===== flow/constraint.sdc =====
create_clock -name core_clock -period 4.52 [get_ports {clk}]
set_input_delay 0.9040 -clock core_clock [delete_from_list [all_inputs] [get_ports {clk}]]
set_output_delay 0.9040 -clock core_clock [all_outputs]
set_load 0.01 [all_outputs]

===== flow/config.mk =====
export PLATFORM = sky130hd
export DESIGN_NAME = axilite
export DESIGN_NICKNAME = axilite
export VERILOG_FILES = /design/flow/design.v
export SDC_FILE = /design/flow/constraint.sdc
export NUM_CORES = 4
export LEC_CHECK = 0
export ABC_AREA = 0
export CAP_MARGIN = 10
export CORE_MARGIN = 8
export CORE_UTILIZATION = 56
export CTS_CLUSTER_DIAMETER = 375
export GPL_TIMING_DRIVEN = 1
export HOLD_SLACK_MARGIN = 0.15
export MAX_ROUTING_LAYER = met4
export MIN_ROUTING_LAYER = met2
export SLEW_MARGIN = 5
export TNS_END_PERCENT = 60

===== flow/design.v =====
`timescale 1ns / 1ps
module axilite(
    input clk, reset, trigger, ARREADY, RVALID, AWREADY, WREADY, BVALID,
    input[4:0] length,
    input[31:0] source_address, destination_address, RDATA,
    output reg done, ARVALID, RREADY, AWVALID, WVALID, BREADY,
    output reg[31:0] ARADDR, AWADDR, WDATA,
    output reg[4:0] r_count, w_count);
    parameter READ_NONE=3'b000,
              READ_ADDR=3'b001,
              READ_DATA=3'b010,
              READ_STORE=3'b011,
              READ_DONE=3'b100;
    parameter WRITE_NONE=3'b000,          
              WRITE_ADDR=3'b001,
              WRITE_DATA=3'b010,
              WRITE_VALID=3'b011,
              WRITE_DONE=3'b100;
    reg [2:0] r_state, w_state;
    reg fifo_rd;
    reg aw_sent, w_sent;
    wire fifo_wr;
    wire fifo_full, fifo_empty;
    wire [31:0] fifo_data;
    wire start;
    wire [4:0] words;
    assign start = trigger && (w_state==WRITE_NONE);
    assign words = {2'b00, length[4:2]};
    assign fifo_wr = (r_state==READ_DATA) && RREADY && RVALID;
    FIFO fifom(.clk(clk), .reset(reset), .FIFO_RD(fifo_rd), .FIFO_WR(fifo_wr), .RDATA(RDATA), .FIFO_EMPTY(fifo_empty), .FIFO_FULL(fifo_full),
                .DATA_OUT(fifo_data));
    always @(posedge clk) begin
        if(reset) begin
            r_state<= READ_NONE;
            ARVALID<=0;
            RREADY<=0;
            r_count<= 0;
         end
         else begin
            case(r_state)
            READ_NONE: begin
                       if(start) begin
                        ARADDR<= source_address;
                        r_count<= words;
                        if(words!=0) begin
                         ARVALID<=1;
                         r_state<= READ_ADDR; end
                        end
                       end
            READ_ADDR: begin
                       if(ARREADY) begin
                       ARVALID<=0;
                       RREADY<=!fifo_full;
                       r_state<= READ_DATA; end
                       end 
            READ_DATA: begin
                       if(!RREADY)
                        RREADY<=!fifo_full;
                       else if(RVALID) begin
                        RREADY<=0;
                        r_count<=r_count-1;
                        r_state<= READ_STORE; end
                       end 
            READ_STORE: begin
                         r_state<=READ_DONE;
                        end
            READ_DONE: begin
                       if(r_count==0)
                        r_state<=READ_NONE;
                       else begin
                        ARADDR<=ARADDR+4; 
                        ARVALID<=1;
                        r_state<=READ_ADDR; end
                       end
            default:   r_state<=READ_NONE;
            endcase
        end
   end 
   always @(posedge clk) begin
           if(reset) begin
            w_state<= WRITE_NONE;
            AWVALID<=0;
            WVALID<=0;
            BREADY<=0;
            fifo_rd<=0;
            aw_sent<=0;
            w_sent<=0;
            done<=0;
            w_count<= 0;
           end
           else begin 
            fifo_rd<=0;
            case(w_state)
            WRITE_NONE: begin
                         if(start) begin
                          AWADDR<=destination_address;
                          w_count<=words;
                          done<=(words==0);
                          if(words!=0)
                           w_state<=WRITE_ADDR;
                          end
                         end
            WRITE_ADDR: begin
                         if(!fifo_empty) begin 
                          fifo_rd<=1; 
                          w_state<=WRITE_VALID; end
                         end
            WRITE_VALID: begin
                         if(!fifo_rd) begin
                          WDATA<=fifo_data;
                          AWVALID<=1;
                          WVALID<=1;
                          aw_sent<=0;
                          w_sent<=0;
                          w_state<=WRITE_DATA; end
                         end
            WRITE_DATA: begin
                         if(AWREADY && AWVALID) begin
                          AWVALID<=0;
                          aw_sent<=1;
                         end
                         if(WREADY && WVALID) begin
                          WVALID<=0;
                          w_sent<=1;
                         end
                         if((aw_sent || (AWREADY && AWVALID)) && (w_sent || (WREADY && WVALID))) begin
                          BREADY<=1;
                          w_state<=WRITE_DONE; end
                        end
            WRITE_DONE: begin
                         if(BVALID) begin
                          BREADY<=0;
                          w_count<=w_count-1;
                          if(w_count==1) begin
                           done<=1;
                           w_state<=WRITE_NONE; end
                          else begin
                           AWADDR<=AWADDR+4;
                           w_state<=WRITE_ADDR; end
                          end
                        end
            default:    w_state<=WRITE_NONE;
            endcase
      end
     end
endmodule
module FIFO(
    input clk, reset, FIFO_RD, FIFO_WR,
    input [31:0] RDATA,
    output FIFO_EMPTY, FIFO_FULL,
    output reg[31:0] DATA_OUT);
    reg[4:0] fifo_depth;
    reg[31:0] fifo_mem[0:15];
    reg[3:0] n,m;
    integer i;
    assign FIFO_EMPTY = (fifo_depth==0);
    assign FIFO_FULL = (fifo_depth==16);
    always @(posedge clk) begin
    if(reset) begin
                n<=0;
                m<=0;
                fifo_depth<=0;
                DATA_OUT<=0;
                for (i=0; i<16; i=i+1) begin
                fifo_mem[i]<=0; 
                end
               end
    else begin
            if(!FIFO_FULL && FIFO_WR)
                begin
                    fifo_mem[n]<=RDATA;
                    n<=(n==15)? 0:n+1;
                end
            if( !FIFO_EMPTY && FIFO_RD )
                begin
                    DATA_OUT<=fifo_mem[m];
                    m<=(m==15)? 0:m+1;
                end
            fifo_depth<=fifo_depth+(!FIFO_FULL && FIFO_WR)-(!FIFO_EMPTY && FIFO_RD);
          end
     end 
endmodule

===== flow/run.sh =====
#!/bin/bash
# the make line also repeats each setting of config.mk as NAME=value (left out here)
make -C /OpenROAD-flow-scripts/flow DESIGN_CONFIG=/design/flow/config.mk WORK_HOME=/design/flow/orfs CLKGATE_MAP_FILE= finish

==> results of run 1 <==
-- metal layers --
metal,vias up,share of wire (%)
li1,9051,-
met1,9103,0
met2,7567,52
met3,755,40
met4,0,7.9
met5,-,0
-- final cells by class --
type	instances	area (um^2)	share of cell area, %
multi-input combinational	1479	10600	29.1
clock inverter	29	215	0.593
sequential	682	19800	54.4
antenna	5	12.5	0.0345
tap	704	881	2.43
clock buffer	104	2030	5.58
timing repair buffer	277	2730	7.53
inverter	31	116	0.321
-- stage by stage --
step,cell area [um^2],hold slack (ns)
after CTS,36300,0.425
final,36300,0.425
after global routing,36300,0.429
after floorplan,30900,0.403
after detailed placement,34000,0.410
after global placement,34000,0.409
==> impl_metrics.ini, run 1 <==
; implementation run metrics
[timing]
min_period_ns = 3.26
period_used_pct = 72.0
fmaxAchievable_ghz = 0.307
postLayoutSetupSlackWorst_ns = 1.26
totalNegativeSetupSlack_ns = 0
timing.final.setup_violations = 0
slew_headroom_pct = 15.3
grt_setup_unrepaired = false
transition_time_of_the_tightest_slew_check_pin_ns = 1.27
final-max-slew-violation-count = 0
finalHoldViolCount = 0
skew_final_ns = 0.0285

[finish]
synthToLayoutAreaGrowth_pct = 17.4
fillers = 3978
finish.cell_count_without_fillers = 3311
postLayoutCoreUtil_pct = 66.2
finish.net_count = 2671

[grt]
maximum_number_of_pins_on_one_net_before_global_route_repair = 84
grt_pass1_vias = 27700
grt_antenna_before_repair = 0
grt_remaining_overflow = 0
grt_first_pass_wirelength_mm = 122
global_route.usage.total_pct = 39.1
grt_busiest_layer = met3
met3_usage_pct = 48.2
global_route.usage.met1_pct = 0
global_route_met2_utilization_pct = 47.5

[setup_path]
worst-endpoint-arrival_ns = 3.56
critical_path_endpoint_category = flop
required_ns = 4.83
cpMaxStageDelayCell = sky130_fd_sc_hd__or2_2
ff2ff_setup_slack_ns = 1.37
crit_path_kind = in2reg
crit-reg2reg-launch = fifom.fifo_depth[2]
cp_max_fanout = 18
crit_path_end = fifom.fifo_mem[1][30]
critical_path.startpoint_type = input pin
cpPeakStageDelay_ns = 0.65
critPathLaunch = RVALID
timing.reg2reg.worst_path_depth = 12
worst-path-buf-inv = 2
crit_path_cell_trace = clkdlybuf4s50_1, and4b_1, nand3_1, nor3_2, or2_2, buf_12
critPathTopFamily = simple AND/OR/NAND/NOR gates
critical_path_cell_count = 6
regToRegEndpoint = fifom.fifo_depth[4]

[logic_synthesis]
synthXorXnorAreaFrac_pct = 0.963
synth.top_cells.by_area = sky130_fd_sc_hd__edfxtp_1 59%, sky130_fd_sc_hd__and2_1 10%, sky130_fd_sc_hd__mux2i_1 6.3%, sky130_fd_sc_hd__dfxtp_1 4.8%, sky130_fd_sc_hd__mux4_2 2.3%
yosys-stat-cells = 2373
logic_family = simple AND/OR/NAND/NOR gates
synth.yosys.chip_area_um2 = 30900
post_synth_num_cell_types = 67
postSynth.topFlopCell = sky130_fd_sc_hd__edfxtp_1
syn_area_um2 = 30900
yosys.stat.seqShare_pct = 63.8
yosys.area_share.simple_pct = 15.8
yosys.area.top_type_share_pct = 59.0
most_frequent_cell_after_synthesis = sky130_fd_sc_hd__edfxtp_1
compound_cell_area_share_of_the_yosys_netlist_pct = 7.20
number_of_flops_mapped_to_enable_cells_by_yosys = 608
async_flop_share_pct = 0
yosys-top-cells-count = 608 x sky130_fd_sc_hd__edfxtp_1, 517 x sky130_fd_sc_hd__and2_1, 194 x sky130_fd_sc_hd__mux2i_1
synthAdderAreaFrac_pct = 0.752
mappedNetlistNets = 2500
number_of_instances_in_the_synthesized_netlist = 2373
library_cell_occupying_the_most_area_in_the_post_synthesis_netlist = sky130_fd_sc_hd__edfxtp_1
syn-mean-instance-area_um2 = 13.0
synthMuxAreaShare_pct = 8.72
ys.warnings.count = 2
synth_flops = 682

[routing]
wl_per_cell_um = 24.7
drc_viols = 0
dr.first_iter.drc_count = 5034
viasPerCell = 8.00
drt.antenna.violating_nets = 0
finalWirelength_mm = 81.7
first_pass_iters = 7
via_count = 26500

[place]
detailedPlace.worstSlack_ns = 0.791
hpwl_mm = 46.8
gpl.final_weighted_congestion = 0.846
dpl.cell_count = 3173
buffer_ports.inserted = 218

[pwr]
seq-power_uw = 7180
leakagePower_uw = 0.0123
power.combinational.fraction_pct = 4.9
power.group.top = registers
clock_net_power_uw = 5770
p_sw_uw = 2980
p_int_uw = 10600
swShare_pct = 21.8
cellPowerDensity_nw_per_um2 = 375
clock_power_share_pct = 42.4
power.share.sequential_pct = 52.7
totalPowerFinal_uw = 13600
vdd.ir_drop.worst_v = 0.000305
powerComb_uw = 664

[clocking]
quantity_of_gates_resized_following_cts = 0
tritoncts = done
hold_buffers = 0
clkSinkCount = 682
cts_inserted_buffers = 73
cts_htree_levels = 3
clock_tree.root_cell = sky130_fd_sc_hd__clkbuf_16
cts_setup_buffers = 0
worst_setup_hold_path_clk_slew_ns = 0.06
clkLatencyLatePin_ns = 0.62
cts.path.max_buffers = 3

[status]
outcome = no timing/DRC/antenna violations

[die]
core_um2 = 54900
fp.dieH_um = 251
chip_area_um2 = 63000
die_w_um = 251
floorplan.io_pins = 221
placement_rows = 86
fp_util_pct = 56.4

[worst_hold_path]
min_delay_path_class = reg2reg
holdPathEnd = WDATA[16]
min_path_cells = 0
timing.hold.worst.start = fifom.DATA_OUT[16]

[run]
max_cap_violations = 0
warning_count = 36
==> run 2: changes to the inputs <==
- ABC_AREA: 0 -> unset
- CAP_MARGIN: 10 -> 20
- CELL_PAD_IN_SITES_DETAIL_PLACEMENT: unset -> 0
- CORE_ASPECT_RATIO: unset -> 0.63
- CORE_MARGIN: 8 -> 2
- CORE_UTILIZATION: 56 -> 26
- CTS_CLUSTER_DIAMETER: 375 -> 355
- GPL_TIMING_DRIVEN: 1 -> unset
- HOLD_SLACK_MARGIN: 0.15 -> unset
- MAX_ROUTING_LAYER: met4 -> unset
- MIN_ROUTING_LAYER: met2 -> unset
- PLACE_DENSITY_LB_ADDON: unset -> 0.28
- SETUP_SLACK_MARGIN: unset -> 0.47
- SLEW_MARGIN: 5 -> 20
- TNS_END_PERCENT: 60 -> unset
- clock period: 4.52 -> 3.08 ns (I/O delays scaled with it)
==> impl_metrics.ini, run 2 <==
; implementation run metrics
[grt]
maximum_number_of_pins_on_one_net_before_global_route_repair = 69
grt_first_pass_wirelength_mm = 134
global_route.usage.total_pct = 14.8
grt_remaining_overflow = 0
grt_antenna_before_repair = 6
grt_pass1_vias = 19200

[die]
placement_rows = 100
core_um2 = 118000
fp_util_pct = 26.2
floorplan.io_pins = 221
chip_area_um2 = 122000
die_w_um = 439
fp.dieH_um = 278

[logic_synthesis]
syn-mean-instance-area_um2 = 13.0
number_of_instances_in_the_synthesized_netlist = 2373
syn_area_um2 = 30900
synth.top_cells.by_area = sky130_fd_sc_hd__edfxtp_1 59%, sky130_fd_sc_hd__and2_1 10%, sky130_fd_sc_hd__mux2i_1 6.3%, sky130_fd_sc_hd__dfxtp_1 4.8%, sky130_fd_sc_hd__mux4_2 2.3%
library_cell_occupying_the_most_area_in_the_post_synthesis_netlist = sky130_fd_sc_hd__edfxtp_1
post_synth_num_cell_types = 67
yosys-top-cells-count = 608 x sky130_fd_sc_hd__edfxtp_1, 517 x sky130_fd_sc_hd__and2_1, 194 x sky130_fd_sc_hd__mux2i_1
yosys-stat-cells = 2373
compound_cell_area_share_of_the_yosys_netlist_pct = 7.20
logic_family = simple AND/OR/NAND/NOR gates
synth.yosys.chip_area_um2 = 30900
mappedNetlistNets = 2500
yosys.area.top_type_share_pct = 59.0
most_frequent_cell_after_synthesis = sky130_fd_sc_hd__edfxtp_1
number_of_flops_mapped_to_enable_cells_by_yosys = 608
synthXorXnorAreaFrac_pct = 0.963
yosys.stat.seqShare_pct = 63.8
synthAdderAreaFrac_pct = 0.752
ys.warnings.count = 2
async_flop_share_pct = 0
synth_flops = 682
yosys.area_share.simple_pct = 15.8
synthMuxAreaShare_pct = 8.72
postSynth.topFlopCell = sky130_fd_sc_hd__edfxtp_1

[setup_path]
critical-path-top-cell-by-count = sky130_fd_sc_hd__ha_4
ff2ff_setup_slack_ns = 0.41
cp_max_fanout = 2
required_ns = 3.66
critical_path.startpoint_type = flop
crit-reg2reg-launch = fifom.fifo_depth[3]
worst-endpoint-arrival_ns = 3.26
cpPeakStageDelay_ns = 0.46
critical_path_endpoint_category = flop
critPathLaunch = fifom.fifo_depth[3]
timing.reg2reg.worst_path_depth = 12
cpMaxStageDelayCell = sky130_fd_sc_hd__or4b_4
crit_path_cell_trace = inv_2, ha_4, or4b_4, and2_4, ha_4, inv_2, ha_4, fa_2, a21oi_2, nor2_1, or3_1, a21oi_1
critical_path_cell_count = 12
crit_path_end = fifom.fifo_depth[4]
critPathTopFamily = simple AND/OR/NAND/NOR gates
worst-path-buf-inv = 2
crit_path_kind = reg2reg
regToRegEndpoint = fifom.fifo_depth[4]

[routing]
first_pass_iters = 5
via_count = 19600
drt.antenna.violating_nets = 0
finalWirelength_mm = 91.3
dr.first_iter.drc_count = 1600
drc_viols = 0
wl_per_cell_um = 21.5
viasPerCell = 4.63

[place]
dpl.cell_count = 4093
buffer_ports.inserted = 218
hpwl_mm = 58.4
detailedPlace.worstSlack_ns = 0.219
gpl.final_weighted_congestion = 0.782

[timing]
min_period_ns = 2.67
grt_setup_unrepaired = true
finalHoldViolCount = 0
fmaxAchievable_ghz = 0.374
final-max-slew-violation-count = 0
postLayoutSetupSlackWorst_ns = 0.407
timing.final.setup_violations = 0
skew_final_ns = 0.0248
period_used_pct = 86.8
transition_time_of_the_tightest_slew_check_pin_ns = 0.854
slew_headroom_pct = 43.1

[pwr]
power.group.top = registers
leakagePower_uw = 0.0127
clock_power_share_pct = 44.4
clock_net_power_uw = 9200
seq-power_uw = 10500
p_int_uw = 16100
swShare_pct = 22.3
power.share.sequential_pct = 50.8
vdd.ir_drop.worst_v = 0.000311
p_sw_uw = 4630
powerComb_uw = 1010
power.combinational.fraction_pct = 4.9
cellPowerDensity_nw_per_um2 = 541
totalPowerFinal_uw = 20700

[worst_hold_path]
holdPathEnd = r_state[1]
timing.hold.worst.start = reset
min_delay_path_class = in2reg
min_path_cells = 3

[clocking]
cts_htree_levels = 3
cts.path.max_buffers = 3
hold_buffers = 0
clock_tree.root_cell = sky130_fd_sc_hd__clkbuf_16
tritoncts = done
worst_setup_hold_path_clk_slew_ns = 0.06
clkLatencyLatePin_ns = 0.65
cts_inserted_buffers = 73
clkSinkCount = 682

[finish]
finish.net_count = 2719
finish.cell_count_without_fillers = 4239
synthToLayoutAreaGrowth_pct = 23.9

[status]
outcome = no timing/DRC/antenna violations

[run]
warning_count = 37
max_cap_violations = 0
==> run 2: area by class of cell <==
cell class	instances	area (um^2)
Antenna cell	6	15.0
Inverter	31	116
Sequential cell	682	19800
Fill cell	11600	79700
Tap cell	1581	1980
Timing Repair Buffer	325	3380
Clock buffer	104	2060
Multi-Input combinational cell	1479	10600
Clock inverter	31	403
==> run 2: repair_timing <==
item                       CTS  global route
pin swaps                    6             4
gates resized                2             1
setup buffers                4             1
setup endpoints to repair    1             4
==> run 2: through the flow <==
step	hold WS, ns	util (%)	cell area [um^2]	TNS, ns
2_1_floorplan	0.403	-	31000	-53.80
3_3_place_gp	0.415	30.3	35800	0
3_5_place_dp	0.415	30.3	35800	0
4_1_cts	0.356	32.5	38300	0
5_1_grt	0.400	32.5	38300	0
6_report	0.399	32.5	38300	0
==> run 2: layer usage <==
| layer | vias to the layer above | part of all wire, % | GRT usage, % |
|---|---|---|---|
| met1 | 9796 | 51 | 22.9 |
| met5 | - | 0 | 0 |
| met2 | 513 | 42 | 20.9 |
| met4 | 0 | 1.8 | 3.33 |
| li1 | 9210 | - | - |
| met3 | 111 | 5.5 | 3.07 |
==> run 3: changes to the inputs <==
- CELL_PAD_IN_SITES_DETAIL_PLACEMENT: 0 -> unset
- CORE_ASPECT_RATIO: 0.63 -> unset
- CORE_UTILIZATION: 26 -> 70
- CTS_CLUSTER_DIAMETER: 355 -> unset
- CTS_CLUSTER_SIZE: unset -> 25
- PLACE_DENSITY_LB_ADDON: 0.28 -> unset
- SETUP_SLACK_MARGIN: 0.47 -> 0.51
- clock period: 3.08 -> 1.76 ns (I/O delays scaled with it)
==> impl_metrics.ini, run 3 <==
; implementation run metrics
[die]
die_w_um = 214
fp_util_pct = 70.4
chip_area_um2 = 45900
placement_rows = 77
fp.dieH_um = 214
floorplan.io_pins = 221
core_um2 = 43900

[timing]
grt_setup_unrepaired = true
final-max-slew-violation-count = 0
postLayoutSetupSlackWorst_ns = -1.10
fmaxAchievable_ghz = 0.349
timing.final.setup_violations = 1202
transition_time_of_the_tightest_slew_check_pin_ns = 0.883
slew_headroom_pct = 41.0
totalNegativeSetupSlack_ns = -577.62
skew_final_ns = 0.0418
min_period_ns = 2.86
period_used_pct = 163
finalHoldViolCount = 0
hold_worst_slack_ns = 0.153

[worst_hold_path]
min_path_cells = 3
timing.hold.worst.start = reset
holdPathEnd = r_state[1]
min_delay_path_class = in2reg

[routing]
via_count = 26000
viasPerCell = 7.32
wl_per_cell_um = 33.7
drt.antenna.violating_nets = 0
dr.first_iter.drc_count = 5033
finalWirelength_mm = 120
first_pass_iters = 8
drc_viols = 0

[place]
buffer_ports.inserted = 218
hpwl_mm = 51.3
dpl.cell_count = 3278
gpl.final_weighted_congestion = 0.878

[logic_synthesis]
post_synth_num_cell_types = 67
number_of_instances_in_the_synthesized_netlist = 2373
yosys-stat-cells = 2373
synth_flops = 682
library_cell_occupying_the_most_area_in_the_post_synthesis_netlist = sky130_fd_sc_hd__edfxtp_1
synthMuxAreaShare_pct = 8.72
compound_cell_area_share_of_the_yosys_netlist_pct = 7.20
syn-mean-instance-area_um2 = 13.0
yosys-top-cells-count = 608 x sky130_fd_sc_hd__edfxtp_1, 517 x sky130_fd_sc_hd__and2_1, 194 x sky130_fd_sc_hd__mux2i_1
yosys.area.top_type_share_pct = 59.0
most_frequent_cell_after_synthesis = sky130_fd_sc_hd__edfxtp_1
logic_family = simple AND/OR/NAND/NOR gates
synth.yosys.chip_area_um2 = 30900
synth.top_cells.by_area = sky130_fd_sc_hd__edfxtp_1 59%, sky130_fd_sc_hd__and2_1 10%, sky130_fd_sc_hd__mux2i_1 6.3%, sky130_fd_sc_hd__dfxtp_1 4.8%, sky130_fd_sc_hd__mux4_2 2.3%
syn_area_um2 = 30900
synthXorXnorAreaFrac_pct = 0.963
ys.warnings.count = 2
yosys.area_share.simple_pct = 15.8
synthAdderAreaFrac_pct = 0.752
async_flop_share_pct = 0
mappedNetlistNets = 2500
postSynth.topFlopCell = sky130_fd_sc_hd__edfxtp_1
yosys.stat.seqShare_pct = 63.8
number_of_flops_mapped_to_enable_cells_by_yosys = 608

[pwr]
swShare_pct = 23.3
p_int_uw = 28200
power.share.sequential_pct = 50.4
power.combinational.fraction_pct = 7.0
cellPowerDensity_nw_per_um2 = 889
seq-power_uw = 18500
powerComb_uw = 2560
p_sw_uw = 8540
clock_net_power_uw = 15700
vdd.ir_drop.worst_v = 0.000988
clock_power_share_pct = 42.6
leakagePower_uw = 0.0149
power.group.top = registers

[clocking]
clkSinkCount = 682
cts_htree_levels = 3
clkLatencyLatePin_ns = 0.64
hold_buffers = 0
cts.path.max_buffers = 3
worst_setup_hold_path_clk_slew_ns = 0.06
tritoncts = done
cts_inserted_buffers = 70
clock_tree.root_cell = sky130_fd_sc_hd__clkbuf_16

[setup_path]
crit_path_kind = reg2reg
worst-path-buf-inv = 3
cpPeakStageDelay_ns = 0.49
crit-reg2reg-launch = fifom.fifo_depth[2]
critical-path-top-cell-by-count = sky130_fd_sc_hd__ha_4
worst-endpoint-arrival_ns = 3.37
critical_path.startpoint_type = flop
critPathTopFamily = adder cells
timing.reg2reg.worst_path_depth = 13
required_ns = 2.26
cpMaxStageDelayCell = sky130_fd_sc_hd__or4b_4
ff2ff_setup_slack_ns = -1.10
regToRegEndpoint = fifom.fifo_depth[4]
critPathLaunch = fifom.fifo_depth[2]
cp_max_fanout = 2
crit_path_cell_trace = inv_2, ha_4, or4b_4, and2_4, ha_4, inv_2, ha_4, fa_2, a21oi_2, nor2_1, buf_4, o21ai_0, a21oi_1
critical_path_endpoint_category = flop
critical_path_cell_count = 13
crit_path_end = fifom.fifo_depth[4]

[run]
warning_count = 39
max_cap_violations = 0

[status]
outcome = finished with violations
check.faults = negative setup slack

[grt]
grt_first_pass_wirelength_mm = 144
grt_pass1_vias = 24200
grt_remaining_overflow = 0
maximum_number_of_pins_on_one_net_before_global_route_repair = 59
global_route.usage.total_pct = 41.7
grt_antenna_before_repair = 8

[finish]
synthToLayoutAreaGrowth_pct = 33.6
finish.net_count = 3022
finish.cell_count_without_fillers = 3552
## run 3: cell type report
| cell class | count | area, um^2 |
|---|---|---|
| Multi-Input combinational cell | 1479 | 11100 |
| Inverter | 31 | 116 |
| Clock inverter | 34 | 364 |
| Sequential cell | 682 | 19800 |
| Clock buffer | 96 | 1940 |
| Antenna cell | 7 | 17.5 |
| Fill cell | 1192 | 2620 |
| Tap cell | 592 | 741 |
| Timing Repair Buffer | 631 | 7260 |
## run 3: metal layers
metal / GRT usage [%] / part of all wire [%] / routed length [um] / vias to the layer above
met5: 0 / 0.048 / 57 / -
met4: 24.0 / 9.6 / 11500 / 8
met3: 9.99 / 15 / 18400 / 958
met2: 67.3 / 45 / 54000 / 3032
met1: 52.0 / 30 / 35600 / 12200
li1: - / - / - / 9822
## run 3: what timing repair did
| item | in CTS | in global routing |
|---|---|---|
| gates resized | 251 | 149 |
| pin swaps | 37 | 18 |
| setup endpoints to repair | 1350 | 1355 |
| buffers inserted | 59 | 32 |
| cloned | 16 | 30 |
## run 3: stage by stage
stage	area, um^2	utilization, %	total power (uW)	worst slack, ns
global placement	36300	82.6	20600	-0.971
detailed placement	36300	82.6	20700	-1.02
CTS	39900	90.9	35600	-0.978
finish	41300	94.0	36700	-1.10
floorplan	31300	-	19500	-1.15
global route	41300	94.0	37100	-1.15
==> run 4: changes to the inputs <==
- CORE_UTILIZATION: 70 -> 40
- CTS_CLUSTER_SIZE: 25 -> unset
- SETUP_SLACK_MARGIN: 0.51 -> 0.4
- clock period: 1.76 -> 3.12 ns (I/O delays scaled with it)
==> impl_metrics.ini, run 4 <==
; implementation run metrics
[place]
hpwl_mm = 50.3
gpl.final_weighted_congestion = 0.823
detailedPlace.worstSlack_ns = 0.294
dpl.cell_count = 3532
buffer_ports.inserted = 218

[setup_path]
critical_path_endpoint_category = flop
crit-reg2reg-launch = fifom.fifo_depth[2]
regToRegEndpoint = fifom.fifo_depth[4]
critPathTopFamily = simple AND/OR/NAND/NOR gates
ff2ff_setup_slack_ns = 0.45
critical_path.startpoint_type = flop
worst-path-buf-inv = 2
cpMaxStageDelayCell = sky130_fd_sc_hd__or4b_4
required_ns = 3.67
timing.reg2reg.worst_path_depth = 12
cpPeakStageDelay_ns = 0.46
critical-path-top-cell-by-count = sky130_fd_sc_hd__ha_4
crit_path_kind = reg2reg
cp_max_fanout = 2
crit_path_cell_trace = inv_2, ha_4, or4b_4, and2_4, ha_4, inv_2, ha_4, fa_2, a21oi_2, nor2_1, or3_4, a21oi_2
critPathLaunch = fifom.fifo_depth[2]
critical_path_cell_count = 12
worst-endpoint-arrival_ns = 3.22
crit_path_end = fifom.fifo_depth[4]

[grt]
global_route.usage.total_pct = 20.8
grt_remaining_overflow = 0
grt_pass1_vias = 20100
grt_first_pass_wirelength_mm = 124
grt_antenna_before_repair = 7
maximum_number_of_pins_on_one_net_before_global_route_repair = 69

[pwr]
leakagePower_uw = 0.0127
power.share.sequential_pct = 50.6
power.group.top = registers
p_int_uw = 16200
clock_power_share_pct = 44.7
powerComb_uw = 968
clock_net_power_uw = 9180
power.combinational.fraction_pct = 4.7
swShare_pct = 21.3
seq-power_uw = 10400
p_sw_uw = 4380
cellPowerDensity_nw_per_um2 = 546
vdd.ir_drop.worst_v = 0.000331

[clocking]
tritoncts = done
cts_inserted_buffers = 77
worst_setup_hold_path_clk_slew_ns = 0.06
cts_htree_levels = 3
clock_tree.root_cell = sky130_fd_sc_hd__clkbuf_16
clkLatencyLatePin_ns = 0.62
cts.path.max_buffers = 3
clkSinkCount = 682

[timing]
period_used_pct = 85.6
finalHoldViolCount = 0
timing.final.setup_violations = 0
postLayoutSetupSlackWorst_ns = 0.449
slew_headroom_pct = 27.6
hold_worst_slack_ns = 0.423
final-max-slew-violation-count = 0
skew_final_ns = 0.0288
totalNegativeSetupSlack_ns = 0
transition_time_of_the_tightest_slew_check_pin_ns = 1.09
grt_setup_unrepaired = true
min_period_ns = 2.67
fmaxAchievable_ghz = 0.374

[worst_hold_path]
holdPathEnd = WDATA[21]
min_path_cells = 0
min_delay_path_class = reg2reg
timing.hold.worst.start = fifom.DATA_OUT[21]

[routing]
dr.first_iter.drc_count = 1542
via_count = 20100
drc_viols = 0
drt.antenna.violating_nets = 0
wl_per_cell_um = 22.6
viasPerCell = 5.45
finalWirelength_mm = 83.0
first_pass_iters = 5

[finish]
fillers = 6568
finish.cell_count_without_fillers = 3680
finish.net_count = 2713
area.combinational_um2 = 10600
layout.area.seq_um2 = 19800
synthToLayoutAreaGrowth_pct = 21.6

[logic_synthesis]
syn-mean-instance-area_um2 = 13.0
logic_family = simple AND/OR/NAND/NOR gates
synth.yosys.chip_area_um2 = 30900
synthXorXnorAreaFrac_pct = 0.963
yosys-stat-cells = 2373
most_frequent_cell_after_synthesis = sky130_fd_sc_hd__edfxtp_1
async_flop_share_pct = 0
library_cell_occupying_the_most_area_in_the_post_synthesis_netlist = sky130_fd_sc_hd__edfxtp_1
ys.warnings.count = 2
yosys.stat.seqShare_pct = 63.8
post_synth_num_cell_types = 67
yosys-top-cells-count = 608 x sky130_fd_sc_hd__edfxtp_1, 517 x sky130_fd_sc_hd__and2_1, 194 x sky130_fd_sc_hd__mux2i_1
number_of_instances_in_the_synthesized_netlist = 2373
synth.top_cells.by_area = sky130_fd_sc_hd__edfxtp_1 59%, sky130_fd_sc_hd__and2_1 10%, sky130_fd_sc_hd__mux2i_1 6.3%, sky130_fd_sc_hd__dfxtp_1 4.8%, sky130_fd_sc_hd__mux4_2 2.3%
synthMuxAreaShare_pct = 8.72
postSynth.topFlopCell = sky130_fd_sc_hd__edfxtp_1
yosys.area_share.simple_pct = 15.8
synth_flops = 682
syn_area_um2 = 30900
yosys.area.top_type_share_pct = 59.0
synthAdderAreaFrac_pct = 0.752
number_of_flops_mapped_to_enable_cells_by_yosys = 608
mappedNetlistNets = 2500
compound_cell_area_share_of_the_yosys_netlist_pct = 7.20

[die]
chip_area_um2 = 79600
floorplan.io_pins = 221
placement_rows = 101
fp_util_pct = 40.6
die_w_um = 282
core_um2 = 76200
fp.dieH_um = 282

[run]
max_cap_violations = 0
warning_count = 36

[status]
outcome = no timing/DRC/antenna violations
run 4: metrics by stage:
step	util, %	total power [uW]	area (um^2)
finish	49.4	20500	37600
global route	49.3	21200	37600
CTS	49.3	20700	37600
detailed placement	45.9	11600	35000
global placement	45.9	11500	35000
floorplan	-	11000	31000
run 4: area by class of cell:
cell class,count,share of cell area (%)
sequential,682,52.5
multi-input combinational,1479,28.3
timing repair buffer,315,8.66
clock buffer,110,5.83
tap,1030,3.43
clock inverter,31,0.985
inverter,31,0.309
antenna,2,0.0133
run 4: metal layers:
| metal | share of wire [%] | track usage, % |
|---|---|---|
| met5 | 0.029 | 0 |
| met4 | 1.7 | 5.05 |
| met3 | 7.1 | 3.81 |
| met2 | 48 | 35.3 |
| met1 | 43 | 27.7 |
run 4: timing repair:
| item | CTS | global route |
|---|---|---|
| setup endpoints to repair | 1 | 1 |
| hold buffers | 0 | 0 |
| gates cloned | 0 | 0 |
| setup buffers | 4 | 1 |
| pin swaps | 5 | 3 |
| resized | 2 | 2 |
| endpoints found under the hold margin | 0 | 0 |
==> run 5: changes to the inputs <==
- CAP_MARGIN: 20 -> 35
- CORE_UTILIZATION: 40 -> 72
- CTS_CLUSTER_DIAMETER: unset -> 29
- CTS_CLUSTER_SIZE: unset -> 47
- HOLD_SLACK_MARGIN: unset -> -0.04
- SETUP_SLACK_MARGIN: 0.4 -> -0.19
- clock period: 3.12 -> 2.44 ns (I/O delays scaled with it)
==> impl_metrics.ini, run 5 <==
; implementation run metrics
[timing]
timing.final.setup_violations = 53
slew_headroom_pct = 39.3
period_used_pct = 117
totalNegativeSetupSlack_ns = -2.19
grt_setup_unrepaired = true
postLayoutSetupSlackWorst_ns = -0.410
transition_time_of_the_tightest_slew_check_pin_ns = 0.910
min_period_ns = 2.85
skew_final_ns = 0.0280
fmaxAchievable_ghz = 0.351
final-max-slew-violation-count = 0
finalHoldViolCount = 0

[clocking]
worst_setup_hold_path_clk_slew_ns = 0.05
clkLatencyLatePin_ns = 0.71
clkSinkCount = 682
cts_htree_levels = 4
cts.path.max_buffers = 3
clock_tree.root_cell = sky130_fd_sc_hd__clkbuf_16
hold_buffers = 0
cts_inserted_buffers = 132
tritoncts = done

[logic_synthesis]
most_frequent_cell_after_synthesis = sky130_fd_sc_hd__edfxtp_1
synthXorXnorAreaFrac_pct = 0.963
yosys.area.top_type_share_pct = 59.0
ys.warnings.count = 2
postSynth.topFlopCell = sky130_fd_sc_hd__edfxtp_1
yosys.stat.seqShare_pct = 63.8
synth.top_cells.by_area = sky130_fd_sc_hd__edfxtp_1 59%, sky130_fd_sc_hd__and2_1 10%, sky130_fd_sc_hd__mux2i_1 6.3%, sky130_fd_sc_hd__dfxtp_1 4.8%, sky130_fd_sc_hd__mux4_2 2.3%
synthMuxAreaShare_pct = 8.72
mappedNetlistNets = 2500
syn-mean-instance-area_um2 = 13.0
post_synth_num_cell_types = 67
number_of_instances_in_the_synthesized_netlist = 2373
yosys-top-cells-count = 608 x sky130_fd_sc_hd__edfxtp_1, 517 x sky130_fd_sc_hd__and2_1, 194 x sky130_fd_sc_hd__mux2i_1
synth.yosys.chip_area_um2 = 30900
synth_flops = 682
logic_family = simple AND/OR/NAND/NOR gates
yosys.area_share.simple_pct = 15.8
syn_area_um2 = 30900
library_cell_occupying_the_most_area_in_the_post_synthesis_netlist = sky130_fd_sc_hd__edfxtp_1
async_flop_share_pct = 0
synthAdderAreaFrac_pct = 0.752
number_of_flops_mapped_to_enable_cells_by_yosys = 608
yosys-stat-cells = 2373
compound_cell_area_share_of_the_yosys_netlist_pct = 7.20

[pwr]
totalPowerFinal_uw = 33100
clock_net_power_uw = 18300
cellPowerDensity_nw_per_um2 = 839
powerComb_uw = 1410
seq-power_uw = 13400
leakagePower_uw = 0.0139
p_sw_uw = 7240
swShare_pct = 21.9
power.share.sequential_pct = 40.4
power.combinational.fraction_pct = 4.3
clock_power_share_pct = 55.3
vdd.ir_drop.worst_v = 0.00103
power.group.top = the clock network
p_int_uw = 25900

[setup_path]
crit-reg2reg-launch = fifom.fifo_depth[3]
critical_path_endpoint_category = flop
crit_path_kind = reg2reg
critPathLaunch = fifom.fifo_depth[3]
worst-path-buf-inv = 2
worst-endpoint-arrival_ns = 3.48
critical_path.startpoint_type = flop
critical-path-top-cell-by-count = sky130_fd_sc_hd__ha_4
critical_path_cell_count = 12
critPathTopFamily = simple AND/OR/NAND/NOR gates
cp_max_fanout = 2
cpPeakStageDelay_ns = 0.47
regToRegEndpoint = fifom.fifo_depth[4]
crit_path_end = fifom.fifo_depth[4]
crit_path_cell_trace = inv_4, ha_4, or4b_4, and2_4, ha_4, inv_2, ha_4, fa_2, a21oi_2, nor2_2, or3_1, a21oi_2
ff2ff_setup_slack_ns = -0.41
timing.reg2reg.worst_path_depth = 12
cpMaxStageDelayCell = sky130_fd_sc_hd__or4b_4
required_ns = 3.07

[routing]
viasPerCell = 7.21
num_antenna_cells = 0
dr.first_iter.drc_count = 4614
finalWirelength_mm = 104
wl_per_cell_um = 31.2
drc_viols = 0
drt.antenna.violating_nets = 0
first_pass_iters = 7
via_count = 24000

[status]
check.faults = negative setup slack
outcome = finished with violations

[finish]
finish.net_count = 2818
finish.cell_count_without_fillers = 3335
postLayoutCoreUtil_pct = 93.7
fillers = 1184
area.combinational_um2 = 10600
layout.area.seq_um2 = 19800
synthToLayoutAreaGrowth_pct = 27.6

[place]
hpwl_mm = 50.2
dpl.cell_count = 3086
gpl.final_weighted_congestion = 0.870
buffer_ports.inserted = 218

[grt]
grt_pass1_vias = 24400
grt_remaining_overflow = 0
maximum_number_of_pins_on_one_net_before_global_route_repair = 79
grt_antenna_before_repair = 1
grt_first_pass_wirelength_mm = 149
global_route.usage.total_pct = 45.5

[run]
warning_count = 42
max_cap_violations = 0

[die]
fp.dieH_um = 211
chip_area_um2 = 44600
fp_util_pct = 73.4
floorplan.io_pins = 221
placement_rows = 75
die_w_um = 211
core_um2 = 42100

[worst_hold_path]
min_path_cells = 2
holdPathEnd = r_state[4]
min_delay_path_class = in2reg
timing.hold.worst.start = reset
==> run 5: final cells by class <==
cell class / count / area share (%)
Clock buffer: 171 / 9.43
Clock inverter: 68 / 1.78
Inverter: 31 / 0.307
Multi-Input combinational cell: 1479 / 26.9
Sequential cell: 682 / 50.0
Tap cell: 539 / 1.71
Timing Repair Buffer: 365 / 9.82
==> run 5: through the flow <==
step                      instance area [um^2]  worst slack (ns)  hold WS [ns]
after floorplan                          31000            -0.721         0.403
after global placement                   34900            -0.291         0.409
after detailed placement                 34900            -0.374         0.416
after CTS                                39400            -0.347         0.243
after global routing                     39500            -0.436         0.298
final                                    39500            -0.410         0.314
==> run 5: repair_timing <==
action                                  in CTS  in global routing
buffers inserted                             6                  3
endpoints found under the setup margin       1                  3
pin swaps                                    9                  8
gates resized                                3                  5
==> run 5: layer usage <==
metal  track usage [%]  vias up  part of all wire (%)
met2              73.3     2518                    47
met4              28.3        2                   6.9
met1              55.5    11400                    32
li1                  -     9456                     -
met3              11.8      633                    14
met5                 0        -                 0.040
==> run 6: changes to the inputs <==
- ABC_AREA: unset -> 1
- CAP_MARGIN: 35 -> 20
- CTS_CLUSTER_DIAMETER: 29 -> 332
- CTS_CLUSTER_SIZE: 47 -> 10
- HOLD_SLACK_MARGIN: -0.04 -> unset
- PLACE_DENSITY: unset -> 0.36
- SETUP_SLACK_MARGIN: -0.19 -> 0.42
- TNS_END_PERCENT: unset -> 10
- clock period: 2.44 -> 1.94 ns (I/O delays scaled with it)
==> impl_metrics.ini, run 6 <==
; flow metrics
[status]
outcome = aborted with a tool error
lastStage = 5_1_grt

[logic_synthesis]
yosys-stat-cells = 3648
yosys-top-cells-count = 1039 x sky130_fd_sc_hd__nand2_1, 680 x sky130_fd_sc_hd__nor2_1, 608 x sky130_fd_sc_hd__edfxtp_1
synth.yosys.chip_area_um2 = 32100
synth_flops = 682
compound_cell_area_share_of_the_yosys_netlist_pct = 3.16
syn_area_um2 = 32100
yosys.area.top_type_share_pct = 56.8
number_of_instances_in_the_synthesized_netlist = 3648
number_of_flops_mapped_to_enable_cells_by_yosys = 608
yosys.area_share.simple_pct = 26.6
post_synth_num_cell_types = 33
synthMuxAreaShare_pct = 0
yosys.stat.seqShare_pct = 61.4
logic_family = simple AND/OR/NAND/NOR gates
synthXorXnorAreaFrac_pct = 0.763
synthAdderAreaFrac_pct = 0.724
syn-mean-instance-area_um2 = 8.81
mappedNetlistNets = 3775
async_flop_share_pct = 0
library_cell_occupying_the_most_area_in_the_post_synthesis_netlist = sky130_fd_sc_hd__edfxtp_1
ys.warnings.count = 2
most_frequent_cell_after_synthesis = sky130_fd_sc_hd__nand2_1
synth.top_cells.by_area = sky130_fd_sc_hd__edfxtp_1 57%, sky130_fd_sc_hd__nand2_1 12%, sky130_fd_sc_hd__nor2_1 7.9%, sky130_fd_sc_hd__nand3_1 5.9%, sky130_fd_sc_hd__dfxtp_1 4.6%
postSynth.topFlopCell = sky130_fd_sc_hd__edfxtp_1

[clocking]
clock_tree.root_cell = sky130_fd_sc_hd__clkbuf_16
hold_buffers = 0
cts_inserted_buffers = 78
cts.path.max_buffers = 3
cts_htree_levels = 3
clkSinkCount = 682

[die]
core_um2 = 44100
fp_util_pct = 72.8
chip_area_um2 = 46300
fp.dieH_um = 215
placement_rows = 77
die_w_um = 215
floorplan.io_pins = 221

[place]
hpwl_mm = 59.4
dpl_cell_area_um2 = 36200
dpl.cell_count = 4417
buffer_ports.inserted = 218
gpl.final_weighted_congestion = 0.925
## run 6: repair_timing
item	CTS
hold endpoints to repair	0
endpoints found under the setup margin	1250
gates cloned	26
pin swaps	35
buffers inserted	88
gates resized	513
## run 6: metrics by stage
step	worst slack (ns)	utilization (%)	hold slack [ns]
3_5_place_dp	-0.386	82.1	0.411
2_1_floorplan	-0.361	-	0.388
4_1_cts	-0.171	91.9	0.391
3_3_place_gp	-0.387	82.1	0.399
==> run 7: changes to the inputs <==
- ABC_AREA: 1 -> unset
- CTS_CLUSTER_DIAMETER: 332 -> unset
- CTS_CLUSTER_SIZE: 10 -> 27
- HOLD_SLACK_MARGIN: unset -> -0.1
- PLACE_DENSITY: 0.36 -> 0.95
- SETUP_SLACK_MARGIN: 0.42 -> unset
- SLEW_MARGIN: 20 -> 40
- TNS_END_PERCENT: 10 -> unset
- clock period: 1.94 -> 2.3 ns (I/O delays scaled with it)
==> impl_metrics.ini, run 7 <==
; implementation run metrics
[status]
outcome = finished with violations
check.faults = negative setup slack

[routing]
wl_per_cell_um = 39.7
first_pass_iters = 22
finalWirelength_mm = 130
viasPerCell = 8.35
dr.first_iter.drc_count = 8162
drt.antenna.violating_nets = 0
via_count = 27400
drc_viols = 0

[timing]
fmaxAchievable_ghz = 0.331
totalNegativeSetupSlack_ns = -36.81
hold_worst_slack_ns = 0.388
min_period_ns = 3.02
finalHoldViolCount = 0
grt_setup_unrepaired = true
skew_final_ns = 0.0496
period_used_pct = 131
slew_headroom_pct = 5.27
postLayoutSetupSlackWorst_ns = -0.721
transition_time_of_the_tightest_slew_check_pin_ns = 1.41
timing.final.setup_violations = 471
final-max-slew-violation-count = 0

[pwr]
power.share.sequential_pct = 50.1
leakagePower_uw = 0.0132
clock_power_share_pct = 43.8
power.group.top = registers
cellPowerDensity_nw_per_um2 = 745
seq-power_uw = 14200
p_sw_uw = 6880
clock_net_power_uw = 12400
vdd.ir_drop.worst_v = 0.000793
power.combinational.fraction_pct = 6.0
powerComb_uw = 1710
swShare_pct = 24.2
p_int_uw = 21500

[logic_synthesis]
logic_family = simple AND/OR/NAND/NOR gates
most_frequent_cell_after_synthesis = sky130_fd_sc_hd__edfxtp_1
yosys.stat.seqShare_pct = 63.8
mappedNetlistNets = 2500
number_of_flops_mapped_to_enable_cells_by_yosys = 608
yosys-top-cells-count = 608 x sky130_fd_sc_hd__edfxtp_1, 517 x sky130_fd_sc_hd__and2_1, 194 x sky130_fd_sc_hd__mux2i_1
syn_area_um2 = 30900
postSynth.topFlopCell = sky130_fd_sc_hd__edfxtp_1
async_flop_share_pct = 0
compound_cell_area_share_of_the_yosys_netlist_pct = 7.20
number_of_instances_in_the_synthesized_netlist = 2373
synth_flops = 682
synthXorXnorAreaFrac_pct = 0.963
yosys.area_share.simple_pct = 15.8
synthMuxAreaShare_pct = 8.72
synthAdderAreaFrac_pct = 0.752
ys.warnings.count = 2
synth.yosys.chip_area_um2 = 30900
yosys-stat-cells = 2373
yosys.area.top_type_share_pct = 59.0
library_cell_occupying_the_most_area_in_the_post_synthesis_netlist = sky130_fd_sc_hd__edfxtp_1
synth.top_cells.by_area = sky130_fd_sc_hd__edfxtp_1 59%, sky130_fd_sc_hd__and2_1 10%, sky130_fd_sc_hd__mux2i_1 6.3%, sky130_fd_sc_hd__dfxtp_1 4.8%, sky130_fd_sc_hd__mux4_2 2.3%
syn-mean-instance-area_um2 = 13.0
post_synth_num_cell_types = 67

[finish]
layout.area.seq_um2 = 19800
area.combinational_um2 = 10900
synthToLayoutAreaGrowth_pct = 23.4
finish.net_count = 2786
fillers = 1204

[setup_path]
regToRegEndpoint = AWADDR[30]
worst-endpoint-arrival_ns = 3.44
crit_path_cell_trace = nand4_1, nor4_1, buf_4, nor4b_1, a211o_1
cpMaxStageDelayCell = sky130_fd_sc_hd__edfxtp_1
required_ns = 2.72
crit_path_kind = reg2reg
worst-path-buf-inv = 1
critPathTopFamily = simple AND/OR/NAND/NOR gates
cpPeakStageDelay_ns = 0.88
crit-reg2reg-launch = AWADDR[18]
critPathLaunch = AWADDR[18]
critical_path.startpoint_type = flop
crit_path_end = AWADDR[30]
critical_path_endpoint_category = flop
cp_max_fanout = 6
ff2ff_setup_slack_ns = -0.72
critical_path_cell_count = 5
timing.reg2reg.worst_path_depth = 5

[die]
chip_area_um2 = 44600
floorplan.io_pins = 221
core_um2 = 42100
placement_rows = 75
fp_util_pct = 73.4
fp.dieH_um = 211
die_w_um = 211

[place]
hpwl_mm = 54.2
buffer_ports.inserted = 218
gpl.final_weighted_congestion = 0.904
detailedPlace.worstSlack_ns = -0.514

[clocking]
clock_tree.root_cell = sky130_fd_sc_hd__clkbuf_16
tritoncts = done
hold_buffers = 0
cts_inserted_buffers = 68
cts_htree_levels = 3
worst_setup_hold_path_clk_slew_ns = 0.09
clkSinkCount = 682
cts.path.max_buffers = 3
clkLatencyLatePin_ns = 0.68

[worst_hold_path]
holdPathEnd = r_state[4]
min_delay_path_class = in2reg
min_path_cells = 3
timing.hold.worst.start = reset

[grt]
grt_antenna_before_repair = 23
grt_pass1_vias = 25700
global_route.usage.total_pct = 51.4
maximum_number_of_pins_on_one_net_before_global_route_repair = 69
grt_first_pass_wirelength_mm = 165
grt_remaining_overflow = 0

[run]
max_cap_violations = 0
warning_count = 37
run 7: timing repair:
item                                   in CTS  in global routing
setup endpoints to repair                   9                 41
buffers inserted                           10                 18
resized                                     7                 52
pin swaps                                   8                 14
endpoints found under the hold margin       0                  0
gates cloned                                0                  3
run 7: per-stage QoR:
step | power (uW) | utilization, % | area (um^2) | cells
5_1_grt | 28500 | 90.4 | 38100 | 3260
6_report | 28400 | 90.5 | 38200 | 3277
2_1_floorplan | 14900 | - | 31200 | 2373
3_3_place_gp | 15700 | 83.4 | 35100 | 3097
3_5_place_dp | 15800 | 83.4 | 35100 | 3097
4_1_cts | 27500 | 89.3 | 37600 | 3233
run 7: cell type report:
| class | instances | area share (%) |
|---|---|---|
| flip-flops and latches | 682 | 51.8 |
| well taps | 539 | 1.77 |
| multi-input cells | 1479 | 28.4 |
| inverters | 31 | 0.312 |
| clock inverters | 41 | 1.25 |
| diodes | 23 | 0.151 |
| repair buffers | 397 | 11.4 |
| clock buffers | 85 | 4.90 |
run 7: routing by layer:
metal	part of all wire [%]	wire [um]	track usage, %
met4	12	15900	40.6
met1	27	35500	58.7
met3	19	25200	22.1
met2	41	53000	76.2
met5	0.35	458	2.34
==> run 8: changes to the inputs <==
- HOLD_SLACK_MARGIN: -0.1 -> -0.07
- PLACE_DENSITY: 0.95 -> unset
- SLEW_MARGIN: 40 -> 20
- clock period: 2.3 -> 2.6 ns (I/O delays scaled with it)
==> impl_metrics.ini, run 8 <==
; implementation run metrics
[pwr]
powerComb_uw = 1210
clock_power_share_pct = 42.4
cellPowerDensity_nw_per_um2 = 642
swShare_pct = 21.2
leakagePower_uw = 0.0127
vdd.ir_drop.worst_v = 0.000731
power.combinational.fraction_pct = 5.1
power.share.sequential_pct = 52.6
clock_net_power_uw = 10100
totalPowerFinal_uw = 23800
seq-power_uw = 12500
power.group.top = registers
p_sw_uw = 5030
p_int_uw = 18700

[status]
outcome = finished with violations
check.faults = negative setup slack

[setup_path]
crit_path_kind = reg2reg
cpPeakStageDelay_ns = 0.46
cpMaxStageDelayCell = sky130_fd_sc_hd__or4b_4
critical_path.startpoint_type = flop
crit-reg2reg-launch = fifom.fifo_depth[3]
critical_path_cell_count = 12
regToRegEndpoint = fifom.fifo_depth[4]
ff2ff_setup_slack_ns = -0.15
critPathLaunch = fifom.fifo_depth[3]
critPathTopFamily = simple AND/OR/NAND/NOR gates
critical_path_endpoint_category = flop
timing.reg2reg.worst_path_depth = 12
critical-path-top-cell-by-count = sky130_fd_sc_hd__ha_4
worst-path-buf-inv = 2
cp_max_fanout = 2
crit_path_cell_trace = inv_2, ha_4, or4b_4, and2_4, ha_4, inv_2, ha_4, fa_2, a21oi_2, nor2_2, or3_1, a21oi_1
crit_path_end = fifom.fifo_depth[4]
worst-endpoint-arrival_ns = 3.27
required_ns = 3.12

[logic_synthesis]
synth_flops = 682
synth.top_cells.by_area = sky130_fd_sc_hd__edfxtp_1 59%, sky130_fd_sc_hd__and2_1 10%, sky130_fd_sc_hd__mux2i_1 6.3%, sky130_fd_sc_hd__dfxtp_1 4.8%, sky130_fd_sc_hd__mux4_2 2.3%
synthXorXnorAreaFrac_pct = 0.963
most_frequent_cell_after_synthesis = sky130_fd_sc_hd__edfxtp_1
logic_family = simple AND/OR/NAND/NOR gates
number_of_instances_in_the_synthesized_netlist = 2373
yosys-stat-cells = 2373
mappedNetlistNets = 2500
library_cell_occupying_the_most_area_in_the_post_synthesis_netlist = sky130_fd_sc_hd__edfxtp_1
syn-mean-instance-area_um2 = 13.0
ys.warnings.count = 2
compound_cell_area_share_of_the_yosys_netlist_pct = 7.20
post_synth_num_cell_types = 67
synth.yosys.chip_area_um2 = 30900
postSynth.topFlopCell = sky130_fd_sc_hd__edfxtp_1
yosys.area_share.simple_pct = 15.8
synthAdderAreaFrac_pct = 0.752
number_of_flops_mapped_to_enable_cells_by_yosys = 608
async_flop_share_pct = 0
yosys.area.top_type_share_pct = 59.0
yosys-top-cells-count = 608 x sky130_fd_sc_hd__edfxtp_1, 517 x sky130_fd_sc_hd__and2_1, 194 x sky130_fd_sc_hd__mux2i_1
syn_area_um2 = 30900
yosys.stat.seqShare_pct = 63.8
synthMuxAreaShare_pct = 8.72

[routing]
dr.first_iter.drc_count = 2903
drc_viols = 0
finalWirelength_mm = 78.7
wl_per_cell_um = 24.6
drt.antenna.violating_nets = 0
first_pass_iters = 8
via_count = 21000
viasPerCell = 6.56

[grt]
grt_first_pass_wirelength_mm = 120
grt_antenna_before_repair = 3
maximum_number_of_pins_on_one_net_before_global_route_repair = 69
grt_pass1_vias = 21200
global_route.usage.total_pct = 35.8
grt_remaining_overflow = 0

[timing]
grt_setup_unrepaired = true
min_period_ns = 2.75
fmaxAchievable_ghz = 0.363
final-max-slew-violation-count = 0
finalHoldViolCount = 0
transition_time_of_the_tightest_slew_check_pin_ns = 1.04
timing.final.setup_violations = 1
hold_worst_slack_ns = 0.422
totalNegativeSetupSlack_ns = -0.153
slew_headroom_pct = 30.0
skew_final_ns = 0.0212
postLayoutSetupSlackWorst_ns = -0.153
period_used_pct = 106

[place]
buffer_ports.inserted = 218
detailedPlace.worstSlack_ns = -0.184
hpwl_mm = 48.8
gpl.final_weighted_congestion = 0.889

[die]
core_um2 = 42100
die_w_um = 211
fp_util_pct = 73.4
fp.dieH_um = 211
placement_rows = 75
floorplan.io_pins = 221
chip_area_um2 = 44600

[clocking]
tritoncts = done
clock_tree.root_cell = sky130_fd_sc_hd__clkbuf_16
hold_buffers = 0
clkSinkCount = 682
cts.path.max_buffers = 3
clkLatencyLatePin_ns = 0.61
worst_setup_hold_path_clk_slew_ns = 0.05
cts_htree_levels = 3
cts_inserted_buffers = 70

[run]
max_cap_violations = 0
warning_count = 39

[worst_hold_path]
holdPathEnd = r_state[4]
timing.hold.worst.start = reset
min_path_cells = 2
min_delay_path_class = in2reg

[finish]
finish.net_count = 2729
synthToLayoutAreaGrowth_pct = 19.7
postLayoutCoreUtil_pct = 87.8
fillers = 1880
run 8: layout make-up:
cell class | instances | area [um^2] | area share [%]
Antenna cell | 2 | 5.00 | 0.0135
Clock buffer | 92 | 1910 | 5.15
Timing Repair Buffer | 338 | 3550 | 9.60
Inverter | 31 | 116 | 0.314
Clock inverter | 37 | 387 | 1.04
Multi-Input combinational cell | 1479 | 10600 | 28.7
Tap cell | 539 | 674 | 1.82
Sequential cell | 682 | 19800 | 53.4
run 8: layer usage:
metal | GRT usage [%] | routed length [um] | up-vias
met5 | 0 | 0 | -
met4 | 13.9 | 2330 | 0
met3 | 6.60 | 8440 | 203
met2 | 60.0 | 38800 | 1306
met1 | 47.2 | 29100 | 10300
li1 | - | - | 9220
run 8: per-stage QoR:
step / std cells / cell area [um^2]
after global routing: 3200 / 37000
after floorplan: 2373 / 31000
final: 3200 / 37000
after CTS: 3194 / 37000
after global placement: 3060 / 34600
after detailed placement: 3060 / 34600
run 8: timing repair:
| action | 4_1_cts | 5_1_grt |
|---|---|---|
| pin swaps | 9 | 5 |
| resized | 2 | 2 |
| setup endpoints to repair | 1 | 2 |
| setup buffers | 5 | 4 |
| hold endpoints to repair | 0 | 0 |
==> run 9: changes to the inputs <==
- ABC_AREA: unset -> 1
- CORE_MARGIN: 2 -> 8
- CORE_UTILIZATION: 72 -> 56
- CTS_CLUSTER_DIAMETER: unset -> 119
- CTS_CLUSTER_SIZE: 27 -> unset
- GPL_TIMING_DRIVEN: unset -> 1
- HOLD_SLACK_MARGIN: -0.07 -> 0.15
- MIN_ROUTING_LAYER: unset -> met2
- SETUP_SLACK_MARGIN: unset -> -0.23
- TNS_END_PERCENT: unset -> 60
- clock period: 2.6 -> 4.52 ns (I/O delays scaled with it)
==> impl_metrics.ini, run 9 <==
; implementation run metrics
[logic_synthesis]
synth_flops = 682
number_of_flops_mapped_to_enable_cells_by_yosys = 608
synthAdderAreaFrac_pct = 0.724
async_flop_share_pct = 0
synth.top_cells.by_area = sky130_fd_sc_hd__edfxtp_1 57%, sky130_fd_sc_hd__nand2_1 12%, sky130_fd_sc_hd__nor2_1 7.9%, sky130_fd_sc_hd__nand3_1 5.9%, sky130_fd_sc_hd__dfxtp_1 4.6%
library_cell_occupying_the_most_area_in_the_post_synthesis_netlist = sky130_fd_sc_hd__edfxtp_1
compound_cell_area_share_of_the_yosys_netlist_pct = 3.16
yosys-top-cells-count = 1039 x sky130_fd_sc_hd__nand2_1, 680 x sky130_fd_sc_hd__nor2_1, 608 x sky130_fd_sc_hd__edfxtp_1
most_frequent_cell_after_synthesis = sky130_fd_sc_hd__nand2_1
ys.warnings.count = 2
syn-mean-instance-area_um2 = 8.81
yosys.stat.seqShare_pct = 61.4
yosys-stat-cells = 3648
yosys.area.top_type_share_pct = 56.8
post_synth_num_cell_types = 33
mappedNetlistNets = 3775
logic_family = simple AND/OR/NAND/NOR gates
postSynth.topFlopCell = sky130_fd_sc_hd__edfxtp_1
synthMuxAreaShare_pct = 0
yosys.area_share.simple_pct = 26.6
synth.yosys.chip_area_um2 = 32100
syn_area_um2 = 32100
number_of_instances_in_the_synthesized_netlist = 3648
synthXorXnorAreaFrac_pct = 0.763

[routing]
first_pass_iters = 54
viasPerCell = 7.38
dr.first_iter.drc_count = 8166
drc_viols = 0
via_count = 34000
drt.antenna.violating_nets = 0
finalWirelength_mm = 94.2
wl_per_cell_um = 20.4

[place]
gpl.final_weighted_congestion = 0.892
detailedPlace.worstSlack_ns = 0.738
dpl.cell_count = 4478
buffer_ports.inserted = 218
hpwl_mm = 53.0
dpl_cell_area_um2 = 35000

[die]
chip_area_um2 = 65300
fp_util_pct = 56.1
floorplan.io_pins = 221
core_um2 = 57300
fp.dieH_um = 256
die_w_um = 256
placement_rows = 88

[setup_path]
critPathLaunch = reset
regToRegEndpoint = fifom.fifo_mem[6][5]
crit_path_end = fifom.fifo_mem[6][5]
ff2ff_setup_slack_ns = 1.61
crit_path_cell_trace = clkdlybuf4s50_1, nor2_4, nand2_2, nor2_2, nand2_1, buf_4, nand2_2, buf_12
crit-reg2reg-launch = fifom.fifo_depth[2]
cp_max_fanout = 33
critical_path_endpoint_category = flop
worst-endpoint-arrival_ns = 3.71
timing.reg2reg.worst_path_depth = 9
worst-path-buf-inv = 3
crit_path_kind = in2reg
critical-path-top-cell-by-count = sky130_fd_sc_hd__nand2_2
cpPeakStageDelay_ns = 0.87
critical_path.startpoint_type = input pin
critical_path_cell_count = 8
required_ns = 4.87
critPathTopFamily = buffers and inverters
cpMaxStageDelayCell = sky130_fd_sc_hd__clkdlybuf4s50_1

[status]
outcome = no timing/DRC/antenna violations

[timing]
final-max-slew-violation-count = 0
fmaxAchievable_ghz = 0.297
totalNegativeSetupSlack_ns = 0
transition_time_of_the_tightest_slew_check_pin_ns = 1.13
postLayoutSetupSlackWorst_ns = 1.15
grt_setup_unrepaired = false
skew_final_ns = 0.0194
min_period_ns = 3.37
period_used_pct = 74.5
finalHoldViolCount = 0
slew_headroom_pct = 24.8
timing.final.setup_violations = 0

[pwr]
power.group.top = registers
powerComb_uw = 874
cellPowerDensity_nw_per_um2 = 375
power.combinational.fraction_pct = 6.2
vdd.ir_drop.worst_v = 0.000304
swShare_pct = 23.1
power.share.sequential_pct = 51.1
p_sw_uw = 3240
seq-power_uw = 7160
p_int_uw = 10800
clock_power_share_pct = 42.7
leakagePower_uw = 0.0155
clock_net_power_uw = 5980

[grt]
grt_first_pass_wirelength_mm = 142
grt_remaining_overflow = 0
grt_antenna_before_repair = 0
global_route.usage.total_pct = 41.6
grt_pass1_vias = 34400
maximum_number_of_pins_on_one_net_before_global_route_repair = 147

[worst_hold_path]
timing.hold.worst.start = r_state[4]
min_path_cells = 2
min_delay_path_class = reg2reg
holdPathEnd = r_state[1]

[run]
warning_count = 49
max_cap_violations = 0

[clocking]
clkSinkCount = 682
clkLatencyLatePin_ns = 0.62
cts_setup_buffers = 0
quantity_of_gates_resized_following_cts = 0
clock_tree.root_cell = sky130_fd_sc_hd__clkbuf_16
hold_buffers = 0
worst_setup_hold_path_clk_slew_ns = 0.06
cts_inserted_buffers = 73
tritoncts = done
cts.path.max_buffers = 3
cts_htree_levels = 3

[finish]
finish.cell_count_without_fillers = 4612
fillers = 4784
synthToLayoutAreaGrowth_pct = 16.2
post-route-cell-area_um2 = 37300
finish.net_count = 3915
==> run 9: per-layer routing <==
metal | global-route usage, % | vias to the layer above | share of wire, %
met5 | 12.7 | - | 0.33
met4 | 8.22 | 15 | 12
met3 | 53.4 | 1300 | 40
met2 | 51.2 | 8854 | 48
met1 | - | 11900 | 0
li1 | - | 11900 | -
==> run 9: per-stage QoR <==
stage / hold slack, ns / utilization, % / power, uW
after floorplan: 0.388 / - / 7710
after global placement: 0.392 / 61.2 / 8110
after detailed placement: 0.399 / 61.2 / 8130
after CTS: 0.405 / 65.2 / 13900
after global routing: 0.428 / 65.2 / 14300
final: 0.410 / 65.2 / 14000
==> run 9: final cells by class <==
type / count / area, um^2 / share of cell area, %
clock inverter: 29 / 224 / 0.600
clock buffer: 102 / 2090 / 5.60
sequential: 682 / 19700 / 52.9
inverter: 382 / 1440 / 3.87
antenna: 3 / 7.51 / 0.0201
multi-input combinational: 2372 / 10100 / 27.0
timing repair buffer: 277 / 2780 / 7.43
tap: 765 / 957 / 2.56
==> run 10: changes to the inputs <==
- ABC_AREA: 1 -> unset
- CORE_MARGIN: 8 -> 2
- CORE_UTILIZATION: 56 -> 62
- CTS_CLUSTER_DIAMETER: 119 -> unset
- GPL_TIMING_DRIVEN: 1 -> unset
- HOLD_SLACK_MARGIN: 0.15 -> unset
- MIN_ROUTING_LAYER: met2 -> unset
- SETUP_SLACK_MARGIN: -0.23 -> unset
- TNS_END_PERCENT: 60 -> unset
- clock period: 4.52 -> 2.43 ns (I/O delays scaled with it)
==> impl_metrics.ini, run 10 <==
; implementation run metrics
[grt]
grt_remaining_overflow = 0
grt_first_pass_wirelength_mm = 117
grt_pass1_vias = 20200
global_route.usage.total_pct = 30.6
grt_antenna_before_repair = 3
maximum_number_of_pins_on_one_net_before_global_route_repair = 69

[routing]
drc_viols = 0
first_pass_iters = 6
via_count = 20400
viasPerCell = 6.10
drt.antenna.violating_nets = 0
finalWirelength_mm = 77.7
wl_per_cell_um = 23.2
dr.first_iter.drc_count = 2122

[setup_path]
critical_path.startpoint_type = flop
regToRegEndpoint = fifom.fifo_depth[4]
critPathTopFamily = simple AND/OR/NAND/NOR gates
timing.reg2reg.worst_path_depth = 12
ff2ff_setup_slack_ns = -0.26
required_ns = 2.96
cpMaxStageDelayCell = sky130_fd_sc_hd__or4b_4
worst-path-buf-inv = 2
critical_path_endpoint_category = flop
cpPeakStageDelay_ns = 0.45
crit-reg2reg-launch = fifom.fifo_depth[3]
critical-path-top-cell-by-count = sky130_fd_sc_hd__ha_4
critPathLaunch = fifom.fifo_depth[3]
cp_max_fanout = 2
critical_path_cell_count = 12
crit_path_cell_trace = inv_2, ha_4, or4b_4, and2_4, ha_4, inv_2, ha_4, fa_2, a21oi_2, nor2_1, or3_1, a21oi_2
crit_path_end = fifom.fifo_depth[4]
worst-endpoint-arrival_ns = 3.21
crit_path_kind = reg2reg

[timing]
timing.final.setup_violations = 1
transition_time_of_the_tightest_slew_check_pin_ns = 0.848
slew_headroom_pct = 43.5
period_used_pct = 111
fmaxAchievable_ghz = 0.372
final-max-slew-violation-count = 0
skew_final_ns = 0.0224
min_period_ns = 2.69
grt_setup_unrepaired = true
postLayoutSetupSlackWorst_ns = -0.256
finalHoldViolCount = 0

[logic_synthesis]
library_cell_occupying_the_most_area_in_the_post_synthesis_netlist = sky130_fd_sc_hd__edfxtp_1
yosys-stat-cells = 2373
ys.warnings.count = 2
yosys.area_share.simple_pct = 15.8
compound_cell_area_share_of_the_yosys_netlist_pct = 7.20
logic_family = simple AND/OR/NAND/NOR gates
number_of_instances_in_the_synthesized_netlist = 2373
post_synth_num_cell_types = 67
synthXorXnorAreaFrac_pct = 0.963
synth.top_cells.by_area = sky130_fd_sc_hd__edfxtp_1 59%, sky130_fd_sc_hd__and2_1 10%, sky130_fd_sc_hd__mux2i_1 6.3%, sky130_fd_sc_hd__dfxtp_1 4.8%, sky130_fd_sc_hd__mux4_2 2.3%
most_frequent_cell_after_synthesis = sky130_fd_sc_hd__edfxtp_1
synthMuxAreaShare_pct = 8.72
number_of_flops_mapped_to_enable_cells_by_yosys = 608
syn-mean-instance-area_um2 = 13.0
synth_flops = 682
yosys.stat.seqShare_pct = 63.8
syn_area_um2 = 30900
mappedNetlistNets = 2500
yosys-top-cells-count = 608 x sky130_fd_sc_hd__edfxtp_1, 517 x sky130_fd_sc_hd__and2_1, 194 x sky130_fd_sc_hd__mux2i_1
synthAdderAreaFrac_pct = 0.752
postSynth.topFlopCell = sky130_fd_sc_hd__edfxtp_1
async_flop_share_pct = 0
yosys.area.top_type_share_pct = 59.0
synth.yosys.chip_area_um2 = 30900

[pwr]
powerComb_uw = 1310
power.combinational.fraction_pct = 5.1
p_int_uw = 20200
clock_net_power_uw = 10900
totalPowerFinal_uw = 25500
leakagePower_uw = 0.0129
p_sw_uw = 5300
swShare_pct = 20.7
power.group.top = registers
seq-power_uw = 13300
cellPowerDensity_nw_per_um2 = 682
power.share.sequential_pct = 52.2
vdd.ir_drop.worst_v = 0.000607
clock_power_share_pct = 42.6

[place]
buffer_ports.inserted = 218
hpwl_mm = 48.7
dpl_cell_area_um2 = 35100
gpl.final_weighted_congestion = 0.863
dpl.cell_count = 3216

[worst_hold_path]
timing.hold.worst.start = reset
holdPathEnd = r_state[2]
min_delay_path_class = in2reg
min_path_cells = 3

[finish]
postLayoutCoreUtil_pct = 76.4
synthToLayoutAreaGrowth_pct = 21.2
post-route-cell-area_um2 = 37500
finish.cell_count_without_fillers = 3349
finish.net_count = 2752

[clocking]
cts_inserted_buffers = 71
tritoncts = done
clkLatencyLatePin_ns = 0.60
worst_setup_hold_path_clk_slew_ns = 0.06
clock_tree.root_cell = sky130_fd_sc_hd__clkbuf_16
cts.path.max_buffers = 3
clkSinkCount = 682
cts_htree_levels = 3
hold_buffers = 0

[die]
fp.dieH_um = 227
core_um2 = 49100
die_w_um = 227
placement_rows = 81
fp_util_pct = 63.0
chip_area_um2 = 51700
floorplan.io_pins = 221

[run]
max_cap_violations = 0
warning_count = 39

[status]
outcome = finished with violations
check.faults = negative setup slack
==> run 10: cell type report <==
class,instances,area (um^2)
Multi-Input combinational cell,1479,10600
Sequential cell,682,19800
Tap cell,664,831
Clock inverter,26,269
Clock buffer,105,2080
Timing Repair Buffer,360,3790
Inverter,31,116
Fill cell,3172,11600
Antenna cell,2,5.00
==> run 10: what timing repair did <==
action	4_1_cts	5_1_grt
gates resized	2	3
endpoints found under the setup margin	2	3
pin swaps	0	2
setup buffers	0	0
==> run 10: stage by stage <==
| stage | TNS (ns) | hold slack (ns) | setup WS (ns) |
|---|---|---|---|
| floorplan | -157.18 | 0.403 | -0.729 |
| global placement | -3.55 | 0.411 | -0.308 |
| detailed placement | -5.73 | 0.410 | -0.311 |
| CTS | -0.249 | 0.325 | -0.249 |
| global route | -0.350 | 0.354 | -0.346 |
| finish | -0.256 | 0.362 | -0.256 |
==> run 10: routing by layer <==
metal | share of wire [%] | vias up | track usage, %
met2 | 48 | 917 | 50.3
met4 | 2.4 | 0 | 9.34
met1 | 40 | 10100 | 42.0
li1 | - | 9274 | -
met3 | 9.4 | 141 | 5.41
met5 | 0 | - | 0
Power is estimated from default activity; no workload was simulated.
